==> inputs of wip/xenon <==
## cordic_stage
module cordic_stage (clk, reset, X_i, Y_i, Z_i, X_O, Y_O, Z_O);
make LEC_CHECK=0 ABC_AREA=1 CAP_MARGIN=5 CELL_PAD_IN_SITES_GLOBAL_PLACEMENT=0 CORE_MARGIN=2 CORE_UTILIZATION=72 CTS_CLUSTER_SIZE=72 GPL_ROUTABILITY_DRIVEN=0 GPL_TIMING_DRIVEN=1 MAX_ROUTING_LAYER=met4 MIN_ROUTING_LAYER=met1 PLACE_DENSITY=0.65 SLEW_MARGIN=0 TNS_END_PERCENT=90 finish   # period 1.57 ns
run.sh (not shown) runs the stock make flow with config.mk's settings and CLKGATE_MAP_FILE=.
==> wip/juniper (differences from wip/xenon) <==
--- a/flow/config.mk
+++ b/flow/config.mk
@@ -7,3 +7,2 @@
 export LEC_CHECK = 0
-export ABC_AREA = 1
 export CAP_MARGIN = 5
@@ -12,3 +11,3 @@
 export CORE_UTILIZATION = 72
-export CTS_CLUSTER_SIZE = 72
+export CTS_CLUSTER_SIZE = 43
 export GPL_ROUTABILITY_DRIVEN = 0
@@ -17,4 +16,3 @@
 export MIN_ROUTING_LAYER = met1
-export PLACE_DENSITY = 0.65
-export SLEW_MARGIN = 0
-export TNS_END_PERCENT = 90
+export PLACE_DENSITY_LB_ADDON = 0.01
+export SLEW_MARGIN = 40
==> flow/constraint.sdc (replaced) <==
create_clock -name core_clock -period 3.04 [get_ports {clk}]
set_input_delay 0.6080 -clock core_clock [delete_from_list [all_inputs] [get_ports {clk}]]
set_output_delay 0.6080 -clock core_clock [all_outputs]
set_load 0.01 [all_outputs]
==> impl_metrics.env <==
# implementation run metrics
export IMPL_core_um2=82400
export IMPL_ys_seq_share_pct=26.1
export IMPL_status="stopped before the end"
export IMPL_ys_sh_adder_pct=17.7
export IMPL_compound_area_share_pct=20.6
export IMPL_stop_stage="3_5_place_dp"
export IMPL_error_line="[ERROR DPL-0038] Utilization greater than 100%, impossible to legalize"
export IMPL_ys_cells=8884
export IMPL_mux_share_pct=0
# the run above: wip/xenon

==> impl_metrics.env <==
# implementation run metrics
export IMPL_compound_area_share_pct=20.1
export IMPL_status="complete, but fails checks"
export IMPL_layout_setup_ws_ns=-0.282
export IMPL_ys_cells=6961
export IMPL_ys_seq_share_pct=27.1
export IMPL_ys_sh_adder_pct=18.4
export IMPL_core_um2=79300
export IMPL_failed_checks="negative setup slack"
export IMPL_setup_viol=27
# the run above: wip/juniper


* * *

==> inputs of run a <==
cordic_stage again, from the RTL that the note above started with.
clock: 2.85 ns
lec_check: 0
cap_margin: 20
core_margin: 2
core_utilization: 72
cts_cluster_diameter: 357
cts_cluster_size: 32
slew_margin: 20
==> run b: changes against run a <==
--- a/flow/config.mk
+++ b/flow/config.mk
@@ -8,6 +8,5 @@
 export CAP_MARGIN = 20
 export CORE_MARGIN = 2
-export CORE_UTILIZATION = 72
-export CTS_CLUSTER_DIAMETER = 357
-export CTS_CLUSTER_SIZE = 32
+export CORE_UTILIZATION = 40
+export MIN_ROUTING_LAYER = met2
 export SLEW_MARGIN = 20
==> flow/constraint.sdc (replaced) <==
create_clock -name core_clock -period 2.39 [get_ports {clk}]
set_input_delay 0.4780 -clock core_clock [delete_from_list [all_inputs] [get_ports {clk}]]
set_output_delay 0.4780 -clock core_clock [all_outputs]
set_load 0.01 [all_outputs]
==> run c: changes against run a <==
--- a/flow/config.mk
+++ b/flow/config.mk
@@ -7,7 +7,10 @@
 export LEC_CHECK = 0
 export CAP_MARGIN = 20
+export CORE_ASPECT_RATIO = 0.5
 export CORE_MARGIN = 2
 export CORE_UTILIZATION = 72
-export CTS_CLUSTER_DIAMETER = 357
-export CTS_CLUSTER_SIZE = 32
+export CTS_CLUSTER_DIAMETER = 392
+export CTS_CLUSTER_SIZE = 95
+export SETUP_SLACK_MARGIN = 0.16
 export SLEW_MARGIN = 20
+export TNS_END_PERCENT = 5
==> flow/constraint.sdc (replaced) <==
create_clock -name core_clock -period 1.07 [get_ports {clk}]
set_input_delay 0.2140 -clock core_clock [delete_from_list [all_inputs] [get_ports {clk}]]
set_output_delay 0.2140 -clock core_clock [all_outputs]
set_load 0.01 [all_outputs]
==> run d: changes against run a <==
--- a/flow/config.mk
+++ b/flow/config.mk
@@ -8,6 +8,5 @@
 export CAP_MARGIN = 20
 export CORE_MARGIN = 2
-export CORE_UTILIZATION = 72
-export CTS_CLUSTER_DIAMETER = 357
+export CORE_UTILIZATION = 70
 export CTS_CLUSTER_SIZE = 32
 export SLEW_MARGIN = 20
==> flow/constraint.sdc (replaced) <==
create_clock -name core_clock -period 3.17 [get_ports {clk}]
set_input_delay 0.6340 -clock core_clock [delete_from_list [all_inputs] [get_ports {clk}]]
set_output_delay 0.6340 -clock core_clock [all_outputs]
set_load 0.01 [all_outputs]
==> run summary <==
Worst Slack Setup Final - -0.690 ns
SO Faults - setup timing
status - failed layout checks
final setup vio count - 346
Source of the figures above: run b

==> run summary <==
status - failed layout checks
SO Faults - setup timing
Synth Area per Inst - 8.31 um2
final setup vio count - 2
Worst Slack Setup Final - -0.0388 ns
Vias - 52400
Source of the figures above: run d

==> run summary <==
tool error - [ERROR DPL-0038] Utilization greater than 100%, impossible to legalize
fp_density - 72.8%
Failed at - clock tree synthesis
status - did not finish
Source of the figures above: run c

==> run summary <==
Failed at - global routing
status - did not finish
fp_density - 73.0%
Post-synth area hogs - dfxtp_1, ha_1, nor2_1, xnor2_1, a21oi_1
die extent in x - 287 um
tool error - [ERROR GRT-0232] Routing congestion too high. Check the congestion heatmap in the GUI.
Num CTS Buffers - 28
RD Place Congestion - 1.00
Source of the figures above: run a

